==> flow/design.v <==
module PE (
    input              clk,
    input              CIM_en,
    input              STDW,  
    input              STDR,  
    input        [5:0] STD_A,  
    input        [3:0] weight_in,  
    input      [255:0] act_in,  
    output reg   [3:0] weight_out,  
    output reg  [13:0] PSUM  
);
reg  [255:0] weight;  
integer i;
always @(posedge clk) begin
    for (i = 0; i < 64; i = i+1) begin
        if (STDW && STD_A == i) begin  
            weight[4*i+3 -: 4] <= weight_in;
        end
    end
end
always@(*) begin
    weight_out = 4'b0;
    PSUM = 14'b0;
    if (STDW) begin  
    end
    else if (STDR) begin  
        weight_out = weight[4*STD_A+3 -: 4];
    end
    else begin  
        if (CIM_en) begin
            for (i = 0; i < 64; i = i+1) begin
                PSUM = PSUM + weight[4*i+3 -: 4] * act_in[4*i+3 -: 4];  
            end
        end
    end
end
endmodule
export LEC_CHECK = 0
export CAP_MARGIN = 20
export CORE_ASPECT_RATIO = 1.42
export CORE_MARGIN = 2
export CORE_UTILIZATION = 57
export CTS_CLUSTER_DIAMETER = 100
export CTS_CLUSTER_SIZE = 15
export PLACE_DENSITY = 0.41
export SLEW_MARGIN = 20
export TNS_END_PERCENT = 15
create_clock -name core_clock -period 20.0 [get_ports {clk}]
run.sh (not shown) runs the stock make flow with config.mk's settings and CLKGATE_MAP_FILE=.
Edit:
- CORE_ASPECT_RATIO: 1.42 -> 0.5
- CORE_UTILIZATION: 57 -> 40
- PLACE_DENSITY: 0.41 -> unset
- PLACE_DENSITY_LB_ADDON: unset -> 0.09
Effect: The new run finished with timing, DRC and antenna clean. Via count shrinks by 1.0%. Sequential cell count is unchanged. First-iteration DRC count goes up by 4.3%.
Edit:
- CORE_ASPECT_RATIO: 0.5 -> unset
- CORE_UTILIZATION: 40 -> 45
- CTS_CLUSTER_DIAMETER: 100 -> unset
- CTS_CLUSTER_SIZE: 15 -> unset
- PLACE_DENSITY_LB_ADDON: 0.09 -> unset
- TNS_END_PERCENT: 15 -> unset
- clock period: 20.0 -> 11.7 ns (I/O delays scaled with it)
The new run ran to the end with violations: setup timing.
Setup slack got worse by 3.9 ns.
Area after synthesis is unchanged.
Sequential share of layout area went down by 1.1 points.
Edit:
- CORE_UTILIZATION: 45 -> 40
- clock period: 11.7 -> 20.0 ns (I/O delays scaled with it)
=> The new run went through all stages and came out clean. Routed wire length went down by about 0.8%. Clock-buffer cell count went down by 7. Critical path depth went down by 1. Final cell count went down by 5.8%. First-iteration DRC count went down by about 19%. Sequential share of layout area went up by 1.0 points. Die area went up by about 12%.

* * *

Starts from the design.v that is shown in full above.
export LEC_CHECK = 0
export CAP_MARGIN = 40
export CORE_MARGIN = 2
export CORE_UTILIZATION = 40
export CTS_CLUSTER_SIZE = 81
export PLACE_DENSITY_LB_ADDON = 0.21
export SLEW_MARGIN = 35
create_clock -name core_clock -period 20.0 [get_ports {clk}]
The starting point finished clean.
Then changed:
- CAP_MARGIN: 40 -> 20
- CTS_CLUSTER_SIZE: 81 -> unset
- PLACE_DENSITY_LB_ADDON: 0.21 -> unset
- SLEW_MARGIN: 35 -> 20
- clock period: 20.0 -> 18.6 ns (I/O delays scaled with it)
After rerunning: The changed run finished clean. Sequential share of layout area stays flat. Routed wire length came out lower by 0.42%. Final area barely changes. Synthesized cell count is unchanged. Area after synthesis stays the same.

* * *

## the reference run
Starts from the design.v that is shown in full above.
export LEC_CHECK = 0
export CAP_MARGIN = 20
export CORE_MARGIN = 2
export CORE_UTILIZATION = 40
export PLACE_DENSITY_LB_ADDON = 0.21
export SLEW_MARGIN = 15
create_clock -name core_clock -period 20.0 [get_ports {clk}]
The reference run | stages: all done | timing, DRC, antenna: all pass
The following lists how the trial run was set up differently from the reference run:
- changing CAP_MARGIN from 20 to 40
- changing CORE_MARGIN from 2 to 3
- changing SLEW_MARGIN from 15 to 35
- setting CTS_CLUSTER_SIZE to 81 for the first time
- setting SETUP_SLACK_MARGIN to 0.66 for the first time
- setting CELL_PAD_IN_SITES_DETAIL_PLACEMENT to 2 for the first time
Notes after the runs:
- Summed area of non-filler cells in the final layout of the reference run is on par with the trial run.
- Taking the reference run as the reference point, the met1 routing resource usage after global routing of the trial run rises by 1.7 points.

* * *

// PE: RTL as listed in full above, without the edits since
make LEC_CHECK=0 CAP_MARGIN=20 CELL_PAD_IN_SITES_GLOBAL_PLACEMENT=1 CORE_ASPECT_RATIO=1.57 CORE_MARGIN=9 CORE_UTILIZATION=16 GPL_ROUTABILITY_DRIVEN=1 MAX_ROUTING_LAYER=met4 PLACE_DENSITY_LB_ADDON=0.21 SETUP_SLACK_MARGIN=-2.0 SLEW_MARGIN=0 finish   # period 31.1 ns
Rerun with:
==> flow/config.mk (replaced) <==
export PLATFORM = sky130hd
export DESIGN_NAME = PE
export DESIGN_NICKNAME = PE
export VERILOG_FILES = /design/flow/design.v
export SDC_FILE = /design/flow/constraint.sdc
export NUM_CORES = 4
export LEC_CHECK = 0
export CAP_MARGIN = 20
export CORE_MARGIN = 2
export CORE_UTILIZATION = 72
export MAX_ROUTING_LAYER = met4
export PLACE_DENSITY = 0.65
export SLEW_MARGIN = 20
==> flow/constraint.sdc (replaced) <==
create_clock -name core_clock -period 13.8 [get_ports {clk}]
set_input_delay 2.7600 -clock core_clock [delete_from_list [all_inputs] [get_ports {clk}]]
set_output_delay 2.7600 -clock core_clock [all_outputs]
set_load 0.01 [all_outputs]
With this change the flow completed, yet does not pass: setup timing.
Clock-buffer cell count went down by 5.
Sequential cell count stays the same.
Design area went down by 4.1%.
Utilization went up by 64 points.
Worst setup slack degrades by 9.2 ns.
Rerun with:
--- a/flow/config.mk
+++ b/flow/config.mk
@@ -12 +11,0 @@
-export PLACE_DENSITY = 0.65
==> flow/constraint.sdc (replaced) <==
create_clock -name core_clock -period 12.2 [get_ports {clk}]
set_input_delay 2.4400 -clock core_clock [delete_from_list [all_inputs] [get_ports {clk}]]
set_output_delay 2.4400 -clock core_clock [all_outputs]
set_load 0.01 [all_outputs]
What happened:
- The new run produced a layout that fails on setup timing
- routed wire length came out higher by 2.9%
- hold slack degrades by 0.93 ns

* * *

// PE: RTL as listed in full above, without the edits since
Settings: LEC_CHECK=0, CAP_MARGIN=20, CELL_PAD_IN_SITES_GLOBAL_PLACEMENT=0, CORE_ASPECT_RATIO=0.64, CORE_MARGIN=2, CORE_UTILIZATION=72, GPL_ROUTABILITY_DRIVEN=1, MAX_ROUTING_LAYER=met4, PLACE_DENSITY=0.64, SLEW_MARGIN=20, TNS_END_PERCENT=40; clock period 12.8 ns.
The baseline produced a layout that fails on setup timing.
Next try:
- CAP_MARGIN: 20 -> 30
- CELL_PAD_IN_SITES_GLOBAL_PLACEMENT: 0 -> default
- CORE_ASPECT_RATIO: 0.64 -> default
- CTS_CLUSTER_DIAMETER: default -> 38
- GPL_ROUTABILITY_DRIVEN: 1 -> default
- PLACE_DENSITY: 0.64 -> default
- PLACE_DENSITY_LB_ADDON: default -> 0.01
- clock period: 12.8 -> 10.8 ns (I/O delays scaled with it)
After rerunning: The changed run produced a layout that fails on setup timing. Routed wire length went up by 24%. Count of clock-buffer cells in the layout went up by 30. Setup slack loses 1.7 ns. Synthesized area stays the same. Core utilization went up by 5.7 points. Via count went up by 14%. Die size stays flat.
Next try:
- CAP_MARGIN: 30 -> 20
- CTS_CLUSTER_DIAMETER: 38 -> default
- HOLD_SLACK_MARGIN: default -> -0.08
- PLACE_DENSITY_LB_ADDON: 0.01 -> default
- SETUP_SLACK_MARGIN: default -> -0.69
- TNS_END_PERCENT: 40 -> default
- clock period: 10.8 -> 10.3 ns (I/O delays scaled with it)
The new run finished with setup timing left. Clock-buffer cell count came out lower by 23. Worst hold slack improves by 0.0066 ns. Design area drops by 1.4%. Worst setup slack is better by 0.047 ns. Sequential share of layout area goes up by 0.19 points. Via count goes down by 7.2%.
Next try:
- CTS_CLUSTER_SIZE: default -> 79
- SETUP_SLACK_MARGIN: -0.69 -> 2.77
- TNS_END_PERCENT: default -> 5
After rerunning:
- The new run finished but failed the layout checks on setup timing
- synthesized area is unchanged
- worst hold slack is worse by 0.33 ns
- first-iteration DRC count is higher by 2.7%
- routed wire length hardly moves

* * *

north:
RTL: the design.v shown in full above, as it stands there.
clock: 10.8 ns
lec_check: 0
cap_margin: 20
core_margin: 2
core_utilization: 72
cts_cluster_diameter: 88
cts_cluster_size: 17
slew_margin: 20
Although it ran to completion, north produced a layout that fails the final checks because of negative setup slack.
Setup changes, north to south
Settings: PLACE_DENSITY_LB_ADDON: unset -> 0.06; SETUP_SLACK_MARGIN: unset -> 2.48; the clock period (ns, I/O delays scaled along): 10.8 -> 9.8.
==> results <==
| south | all stages done | FAIL | negative setup slack |. Final area (south over north): decrease, 0.47%. When south is measured against north, its number of clock buffers in the layout turns out about 4% lower. Looking at north and south, the fraction of area in non-clock buffers is a wash. Delta (south minus north): clock buffer count from CTS decreased 12%, non-clock buffer count went down, reported max-cap violation count essentially unchanged, sum of routed wire length over all layers moved down. south vs north on setup fix buffers added after clock tree synthesis: south is the lower one. Between north and south, the final antenna diode count is higher for north.
Here is what was changed in the inputs of east compared with south.
Settings: a deleted SETUP_SLACK_MARGIN that had been 2.48; a deleted PLACE_DENSITY_LB_ADDON that had been 0.06; a change of CORE_UTILIZATION from 72 to 23; a deleted CTS_CLUSTER_DIAMETER that had been 88; a deleted CTS_CLUSTER_SIZE that had been 17; a change of the clock period (ns, I/O delays scaled along) from 9.8 to 22.6.
### Flow results
Both conditions hold for east: the flow ran to the end and the final layout passed the timing, DRC and antenna checks.
south -> east: number of global-route vias before repair decreased by more than 10%
Going from south to east, the floorplan die width was found to have gone up by about 80%.
Compared with south, in east via count shows a reduction of 12%, count of unique library cells instantiated by Yosys shows no meaningful change.
| worst hold margin | east vs south | better |
On total non-filler cell area in the finished layout: between east and south, it ends up higher for south.
east vs south on sequential share of layout area: east is the higher one.
Worst path arrival time is higher on east
Compared with south, east has extra setup slack.
Inputs modified between east and west:
Settings: CORE_UTILIZATION changed from 23 to 67; the clock period (ns, I/O delays scaled along) changed from 22.6 to 18.6.
Notes after the runs:
[west] hold-critical path depth rose 1 relative to east. Relative to east, mean number of vias per cell has increased by 33% in west. Sequential cell area of west is on par with east. [compare] base=east new=west: sequential portion of the cell area up 0.65 points; worst setup slack after layout fell 2.29 ns; sum of routed wire segments on met1 went down by about 20%; met1 usage went up by 32 points. west vs east, fraction of met2 tracks used by global routing went up by 34 points. Delta (west minus east): sequential cell count held, placed instance count went down.
Modified inputs, middle compared to west
Settings: a change of CORE_UTILIZATION from 67 to 61; a change of the clock period (ns, I/O delays scaled along) from 18.6 to 13.8.
Findings:
- The flow for middle finished, though final verification flagged negative setup slack.
- Reported for west and middle, area fraction in mux cells turned out identical to the last digit.
- The lower initial core utilization of west and middle is in middle.
- Hold slack (middle over west): decrease, 1.18 ns
- When middle is set beside west, its sequential portion of the cell area turns out to be 0.61 points smaller.
- Diff west -> middle | final non-filler cell total | increase of 6.1%

* * *

== run 1 ==
Starts from the design.v that is shown in full above.
Settings: LEC_CHECK=0, ABC_AREA=1, CAP_MARGIN=20, CELL_PAD_IN_SITES_DETAIL_PLACEMENT=1, CELL_PAD_IN_SITES_GLOBAL_PLACEMENT=1, CORE_ASPECT_RATIO=1.57, CORE_MARGIN=9, CORE_UTILIZATION=16, CTS_CLUSTER_DIAMETER=285, GPL_ROUTABILITY_DRIVEN=1, GPL_TIMING_DRIVEN=1, MAX_ROUTING_LAYER=met5, MIN_ROUTING_LAYER=met2, PLACE_DENSITY_LB_ADDON=0.25, SLEW_MARGIN=0, TNS_END_PERCENT=15; clock period 32.0 ns.
Every stage of the flow completed for run 1, and the final layout passed the timing, DRC and antenna checks.
Setup changes, run 1 to run 2
- CELL_PAD_IN_SITES_DETAIL_PLACEMENT no longer set, was 1
- PLACE_DENSITY_LB_ADDON no longer set, was 0.25
- MIN_ROUTING_LAYER no longer set, was met2
- CTS_CLUSTER_SIZE now 11, previously not set
- GPL_TIMING_DRIVEN no longer set, was 1
- CORE_UTILIZATION now 58, was 16
- CORE_MARGIN now 10, was 9
- ABC_AREA no longer set, was 1
- MAX_ROUTING_LAYER now met4, was met5
- PLACE_DENSITY now 0.7, previously not set
- CTS_CLUSTER_DIAMETER no longer set, was 285
- the clock period (ns, I/O delays scaled along) now 31.1, was 32.0
[summary]
Run 1 → run 2: number of cells in the yosys synthesis report shrank by about 23%; non-clock buffer count saw a decrease; total non-filler cell area in the finished layout moved down; die height decreased 330 um. Run 2 reports its topmost layer with routed signal wires as met4 while run 1 reports met5. For run 2, the critical path endpoint was PSUM[11], unlike run 1, where it was PSUM[13]. Where post-placement worst setup slack is concerned, run 1 is outperformed by run 2. Looking at via count of the first global-routing pass, run 2 sits 44% below run 1. Worst relative slew slack is lower on run 2.
--- input diff run 2..run 3 ---
- a change of CORE_UTILIZATION from 58 to 61
- an added SETUP_SLACK_MARGIN of 1.53
- a change of CORE_MARGIN from 10 to 2
- a change of SLEW_MARGIN from 0 to 20
- a deleted CTS_CLUSTER_SIZE that had been 11
- a deleted TNS_END_PERCENT that had been 15
- a change of PLACE_DENSITY from 0.7 to 0.64
- a change of the clock period (ns, I/O delays scaled along) from 31.1 to 13.5
### Flow results
- Going from run 2 to run 3, global-route total usage across every layer increased by 6.3 points relative to the old numbers, global-route wire length before repair grew by 0.86%.
- Although run 3 finished all stages, its layout failed final checks on negative setup slack.
- Summary — share of final layout cell area taken by non-clock buffers, run 3 relative to run 2: higher, by 2.1 points.
- Between run 3 and run 2, the routed wire length is higher for run 3.
- Area fraction in full adders, half adders and majority gates: run 2 vs run 3 identical
- Sum of met2 wire segment lengths after detailed routing, run 3 vs run 2: down by a few percent
Changes in run 4 relative to run 3:
- changing PLACE_DENSITY from 0.64 to 0.76
- changing SLEW_MARGIN from 20 to 0
- changing CORE_UTILIZATION from 61 to 58
- setting TNS_END_PERCENT to 15 for the first time
- removing SETUP_SLACK_MARGIN (formerly 1.53)
- setting CTS_CLUSTER_SIZE to 11 for the first time
- changing the clock period (ns, I/O delays scaled along) from 13.5 to 31.1
==> results <==
The lower final cycle utilization of the critical path came out of run 4.
The core of run 4 is less densely filled than that of run 3.
Re placement row count: run 3 was lower than run 4.
Chip area line of the yosys report: run 4 vs run 3 identical
The sole clean run among run 4 and run 3 is run 4.
In the flow results for run 4 and run 3, the met2 routing resource usage after global routing is smaller on run 4.
On setup slack, the lower figure sits with run 3, not run 4.
Compared with run 3, run 4 shows area of the placeable core that has gone up by a few percent.
Worst hold slack across all endpoints is higher on run 4
The inputs of run 5 differ from those of run 4 as listed below.
- PLACE_DENSITY changed from 0.76 to 0.64
- SLEW_MARGIN changed from 0 to 20
- CELL_PAD_IN_SITES_GLOBAL_PLACEMENT changed from 1 to 0
- CORE_UTILIZATION changed from 58 to 72
- TNS_END_PERCENT removed (was 15)
- CTS_CLUSTER_SIZE removed (was 11)
- the clock period (ns, I/O delays scaled along) changed from 31.1 to 13.5
--- outcome ---
- Run 5 vs run 4 — design area rose 1500 um^2.
- Compared with run 4, in run 5 first-pass GRT wire length moved up; die size now smaller; number of clock buffers in the layout moved down.
- Compared with run 4, run 5 shows a final core area utilization that is 18 points higher.
- The final tally of setup violations reported for run 5 is greater than that of run 4 by 10.
- Area fraction in xor and xnor cells came out exactly the same in run 5 and run 4.
- What the final checks of run 5 revealed, after a flow that finished every stage, was a layout that fails on negative setup slack.
- Of run 5 and run 4, the higher global-route usage belongs to run 5.
- As of run 5, layout filler cell count had fallen by more than a quarter compared to run 4.
- Looking at detailed-routed wire length on met2, run 5 sits below run 4.
- A termination of the worst setup path of PSUM[13] is what run 5 shows, while PSUM[11] belongs to run 4.
